Setup of exp/harbor:
==> flow/design.v <==
module apb_ram (
  input presetn,
  input pclk,
  input psel,
  input penable,
  input pwrite,
  input [31:0] paddr, pwdata,
  output reg [31:0] prdata,
  output reg pready, pslverr
);
  reg [31:0] mem [32];
  typedef enum {idle = 0, setup = 1, access = 2, transfer = 3} state_type;
  state_type state;
  always@(posedge pclk)
    begin
      if(presetn == 1'b0)  
        begin
        state <= idle;
        prdata <= 32'h00000000;
        pready <= 1'b0;
        pslverr <= 1'b0;
        for(int i = 0; i < 32; i++) 
        begin
          mem[i] <= 0;
        end
       end 
      else 
        begin
      case(state)
      idle : 
      begin
        prdata <= 32'h00000000;
        pready <= 1'b0;
        pslverr <= 1'b0;
        state   <= setup;
      end
      setup:  
      begin
           if(psel == 1'b1)
             state <= access;
           else
             state <= setup;
      end
      access: 
      begin 
        if(pwrite && penable) 
          begin
            if(paddr < 32) 
            begin
            mem[paddr] <= pwdata;
            state <= transfer;
            pslverr <= 1'b0;
            pready  <= 1'b1;
            end
            else 
            begin
            state <= transfer;
            pready <= 1'b1;
            pslverr <= 1'b1;
            end
          end
        else if (!pwrite && penable)
            begin
            if(paddr < 32) 
            begin
            prdata <= mem[paddr];
            state <= transfer;
            pready <= 1'b1;
            pslverr <= 1'b0;
            end
            else 
            begin
            state <= transfer;
            pready <= 1'b1;
            pslverr <= 1'b1;
            prdata <= 32'h00000000;
            end
          end
        else
           state <= setup;
       end  
        transfer: begin
          state <= setup;
          pready <= 1'b0;
          pslverr <= 1'b0;
        end
      default : state <= idle;
      endcase      
    end
  end
endmodule
export LEC_CHECK = 0
export CAP_MARGIN = 20
export CELL_PAD_IN_SITES_GLOBAL_PLACEMENT = 0
export CORE_MARGIN = 2
export CORE_UTILIZATION = 69
export GPL_TIMING_DRIVEN = 1
export HOLD_SLACK_MARGIN = -0.07
export PLACE_DENSITY_LB_ADDON = 0.08
export SLEW_MARGIN = 40
create_clock -name core_clock -period 2.16 [get_ports {pclk}]
run.sh (not shown) runs the stock make flow with config.mk's settings and CLKGATE_MAP_FILE=.
To summarise exp/harbor: no stage aborted, but the layout did not pass its checks, failing on setup timing.
[inputs] exp/garnet vs exp/harbor
==> flow/config.mk <==
export PLATFORM = sky130hd
export DESIGN_NAME = apb_ram
export DESIGN_NICKNAME = apb_ram
export VERILOG_FILES = /design/flow/design.v
export SDC_FILE = /design/flow/constraint.sdc
export NUM_CORES = 4
export LEC_CHECK = 0
export CAP_MARGIN = 20
export CORE_MARGIN = 2
export CORE_UTILIZATION = 40
export SLEW_MARGIN = 20
==> flow/constraint.sdc <==
create_clock -name core_clock -period 2.6 [get_ports {pclk}]
set_input_delay 0.5200 -clock core_clock [delete_from_list [all_inputs] [get_ports {pclk}]]
set_output_delay 0.5200 -clock core_clock [all_outputs]
set_load 0.01 [all_outputs]
exp/garnet completed end to end with timing, DRC and antenna clean. Going from exp/harbor to exp/garnet, per-cell via count in the routed design shows a reduction of 1.2; final area decreased by about 0.6% relative to the old numbers; total via count in the routed design has decreased; amount of wire on met2 after detailed routing increased by about 1.1% relative to the old numbers; number of synthesized register bits barely changed.
Inputs modified between exp/garnet and exp/yarrow:
--- a/flow/config.mk
+++ b/flow/config.mk
@@ -9,3 +9,4 @@
 export CORE_MARGIN = 2
 export CORE_UTILIZATION = 40
+export SETUP_SLACK_MARGIN = 0.09
 export SLEW_MARGIN = 20
==> flow/constraint.sdc <==
create_clock -name core_clock -period 2.36 [get_ports {pclk}]
set_input_delay 0.4720 -clock core_clock [delete_from_list [all_inputs] [get_ports {pclk}]]
set_output_delay 0.4720 -clock core_clock [all_outputs]
set_load 0.01 [all_outputs]
### Flow results
- | final cell area excluding filler cells | exp/yarrow vs exp/garnet | worse |
- In exp/yarrow, the number of stages on the worst setup path came out 6 above the value in exp/garnet.
- End of the critical path: mem[29][19] -> exp/yarrow, prdata[21] -> exp/garnet
- Wire length of the first global-routing pass in exp/yarrow is 1.6% higher than in exp/garnet
- exp/yarrow vs exp/garnet — fraction of the cycle the final worst path needs rose 2.1 points.
- In the flow results for exp/garnet and exp/yarrow, the non-clock buffering overhead in the final layout is smaller on exp/garnet.
- Per the comparison of exp/yarrow with exp/garnet, final setup slack of the worst path down 0.069 ns; number of gates resized after cts now sits higher; detail-routed net length per standard cell went up about 0.9%.
What exp/juniper does differently from exp/yarrow at the input level:
--- a/flow/config.mk
+++ b/flow/config.mk
@@ -9,4 +9,3 @@
 export CORE_MARGIN = 2
 export CORE_UTILIZATION = 40
-export SETUP_SLACK_MARGIN = 0.09
 export SLEW_MARGIN = 20
[summary]
No stage failed in exp/juniper, and the final checks on the layout all came back clean.
Taking exp/yarrow as the reference, in exp/juniper share of the core filled with cells shows no meaningful change, global-route usage over all layers moved up, count of cells resized by post-cts repair went down 7, clock network fraction of design power saw an increase.
exp/yarrow consumes less power than exp/juniper.
As far as post-synth tally of flip-flops with integrated enable goes, exp/yarrow and exp/juniper are indistinguishable; the numbers are identical.
On via count, exp/juniper and exp/yarrow are basically level.

========
RTL: the design.v shown in full above, as it stands there.
==> flow/config.mk <==
export PLATFORM = sky130hd
export DESIGN_NAME = apb_ram
export DESIGN_NICKNAME = apb_ram
export VERILOG_FILES = /design/flow/design.v
export SDC_FILE = /design/flow/constraint.sdc
export NUM_CORES = 4
export LEC_CHECK = 0
export CAP_MARGIN = 20
export CORE_MARGIN = 2
export CORE_UTILIZATION = 72
export PLACE_DENSITY = 0.66
export SLEW_MARGIN = 20
==> flow/constraint.sdc <==
create_clock -name core_clock -period 2.13 [get_ports {pclk}]
set_input_delay 0.4260 -clock core_clock [delete_from_list [all_inputs] [get_ports {pclk}]]
set_output_delay 0.4260 -clock core_clock [all_outputs]
set_load 0.01 [all_outputs]
The baseline completed and failed the layout checks on setup timing.
==> next run, changes <==
CORE_UTILIZATION = 40   (was 72)
GPL_ROUTABILITY_DRIVEN = 0   (was unset)
GPL_TIMING_DRIVEN = 0   (was unset)
MAX_ROUTING_LAYER = met4   (was unset)
PLACE_DENSITY = unset   (was 0.66)
clock period = 2.6 ns   (was 2.13 ns; I/O delays follow)
What happened:
- The changed run finished but failed the layout checks on setup timing
- design area grows slightly
- clock skew goes up by 0.011 ns
- area after synthesis stays the same
- setup slack loses 0.16 ns
- power goes down by about a fifth
- utilization falls by 37 points
- worst hold slack improves by 0.13 ns
- die area climbs by well over a third
==> next run, changes <==
CORE_UTILIZATION = 71   (was 40)
GPL_ROUTABILITY_DRIVEN = unset   (was 0)
GPL_TIMING_DRIVEN = unset   (was 0)
MAX_ROUTING_LAYER = unset   (was met4)
clock period = 2.36 ns   (was 2.6 ns; I/O delays follow)
=>
- The changed run ran to the end with no violations
- worst setup slack improves by 0.26 ns
- die size falls by 43%
- non-clock buffer count falls by 130
- wire length falls by 23%
- sequential share of layout area rises by 1.7 points
- global-route usage rises by 12 points
- synthesized area is unchanged
- critical path depth falls by 1
- clock skew falls by 0.016 ns
==> next run, changes <==
ABC_AREA = 1   (was unset)
CORE_UTILIZATION = 72   (was 71)
CTS_CLUSTER_DIAMETER = 378   (was unset)
PLACE_DENSITY = 0.36   (was unset)
clock period = 1.9 ns   (was 2.36 ns; I/O delays follow)
Result: This time the run finished with setup timing left. Non-clock buffer count climbs by 51. Worst setup slack gets worse by 0.13 ns. Power grows by about 30%. Wire length climbs by 5.0%. Via count rose by about 26%. Synthesized cell count grows by 71%. Die area goes up by 9.9%. Global-route usage is lower by 2.4 points. Critical path depth increases by 4. Design area came out higher by 10%. Area after synthesis is higher by about 12%.
==> next run, changes <==
CTS_CLUSTER_SIZE = 15   (was unset)
PLACE_DENSITY = unset   (was 0.36)
PLACE_DENSITY_LB_ADDON = 0.06   (was unset)
clock period = 1.31 ns   (was 1.9 ns; I/O delays follow)
- The changed run ran to the end with violations: setup timing
- non-clock buffer count increases by 95
- global-route usage grows by 5.4 points
- synthesized area is unchanged
- wire length grows by 31%
==> next run, changes <==
CORE_UTILIZATION = 68   (was 72)
CTS_CLUSTER_SIZE = unset   (was 15)
PLACE_DENSITY_LB_ADDON = unset   (was 0.06)
After rerunning:
- The changed run produced a layout that fails on setup timing
- sequential power stays flat
- non-clock buffer count went up by 9
- global-route usage shrinks by 5.1 points
- area after synthesis stays the same
- final area increases by 1.9%
- hold slack degrades by 0.031 ns
- power rose by 10%
- final cell count came out higher by 1.4%
- critical path depth shrinks by 2
- routed wire length decreases by 11%

========
// apb_ram: RTL as listed in full above, without the edits since
Settings: LEC_CHECK=0, ABC_AREA=1, CAP_MARGIN=20, CELL_PAD_IN_SITES_DETAIL_PLACEMENT=2, CORE_ASPECT_RATIO=1.27, CORE_MARGIN=5, CORE_UTILIZATION=62, CTS_CLUSTER_DIAMETER=114, CTS_CLUSTER_SIZE=36, HOLD_SLACK_MARGIN=-0.08, MAX_ROUTING_LAYER=met4, PLACE_DENSITY_LB_ADDON=0.24, SETUP_SLACK_MARGIN=0.1, SLEW_MARGIN=20, TNS_END_PERCENT=80; clock period 3.78 ns.
The baseline did not get past 3_5_place_dp.
Edit:
ABC_AREA = unset   (was 1)
CELL_PAD_IN_SITES_DETAIL_PLACEMENT = unset   (was 2)
CORE_ASPECT_RATIO = unset   (was 1.27)
CORE_MARGIN = 2   (was 5)
CORE_UTILIZATION = 40   (was 62)
CTS_CLUSTER_DIAMETER = unset   (was 114)
CTS_CLUSTER_SIZE = unset   (was 36)
HOLD_SLACK_MARGIN = unset   (was -0.08)
MAX_ROUTING_LAYER = unset   (was met4)
PLACE_DENSITY_LB_ADDON = unset   (was 0.24)
SETUP_SLACK_MARGIN = unset   (was 0.1)
TNS_END_PERCENT = unset   (was 80)
clock period = 1.65 ns   (was 3.78 ns; I/O delays follow)
After rerunning: The changed run finished but failed the layout checks on negative setup slack; synthesized area went down by roughly a tenth; synthesized cell count goes down by well over a third; die area came out higher by a quarter to a third.
Edit:
ABC_AREA = 0   (was unset)
CORE_UTILIZATION = 70   (was 40)
CTS_CLUSTER_SIZE = 16   (was unset)
SETUP_SLACK_MARGIN = 0.4   (was unset)
clock period = 1.35 ns   (was 1.65 ns; I/O delays follow)
=> The new run completed and failed the layout checks on negative hold slack, negative setup slack; register-to-register slack loses 460 ps; combinational power rose by about 28%; non-clock buffer count rose by 27; cell count fell by 12%; global-route usage rose by 20 points; count of clock-buffer cells in the layout fell by 25; setup slack loses 460 ps; total power rose by about 22%.
Edit:
ABC_AREA = unset   (was 0)
CORE_UTILIZATION = 72   (was 70)
CTS_CLUSTER_DIAMETER = 397   (was unset)
CTS_CLUSTER_SIZE = unset   (was 16)
PLACE_DENSITY = 0.66   (was unset)
SETUP_SLACK_MARGIN = -0.1   (was 0.4)
clock period = 1.74 ns   (was 1.35 ns; I/O delays follow)
Now the flow completed and failed the layout checks on negative setup slack.
Clock skew climbs by 5.6 ps.
Cell count climbs slightly.
Sequential power drops by about a fifth.
Setup slack gets better by 110 ps.
Area after synthesis stays the same.
Power drops by about a fifth.
Non-clock buffer count climbs by 75.
Worst hold slack gets better by 250 ps.
Power and IR drop assume default switching activity.
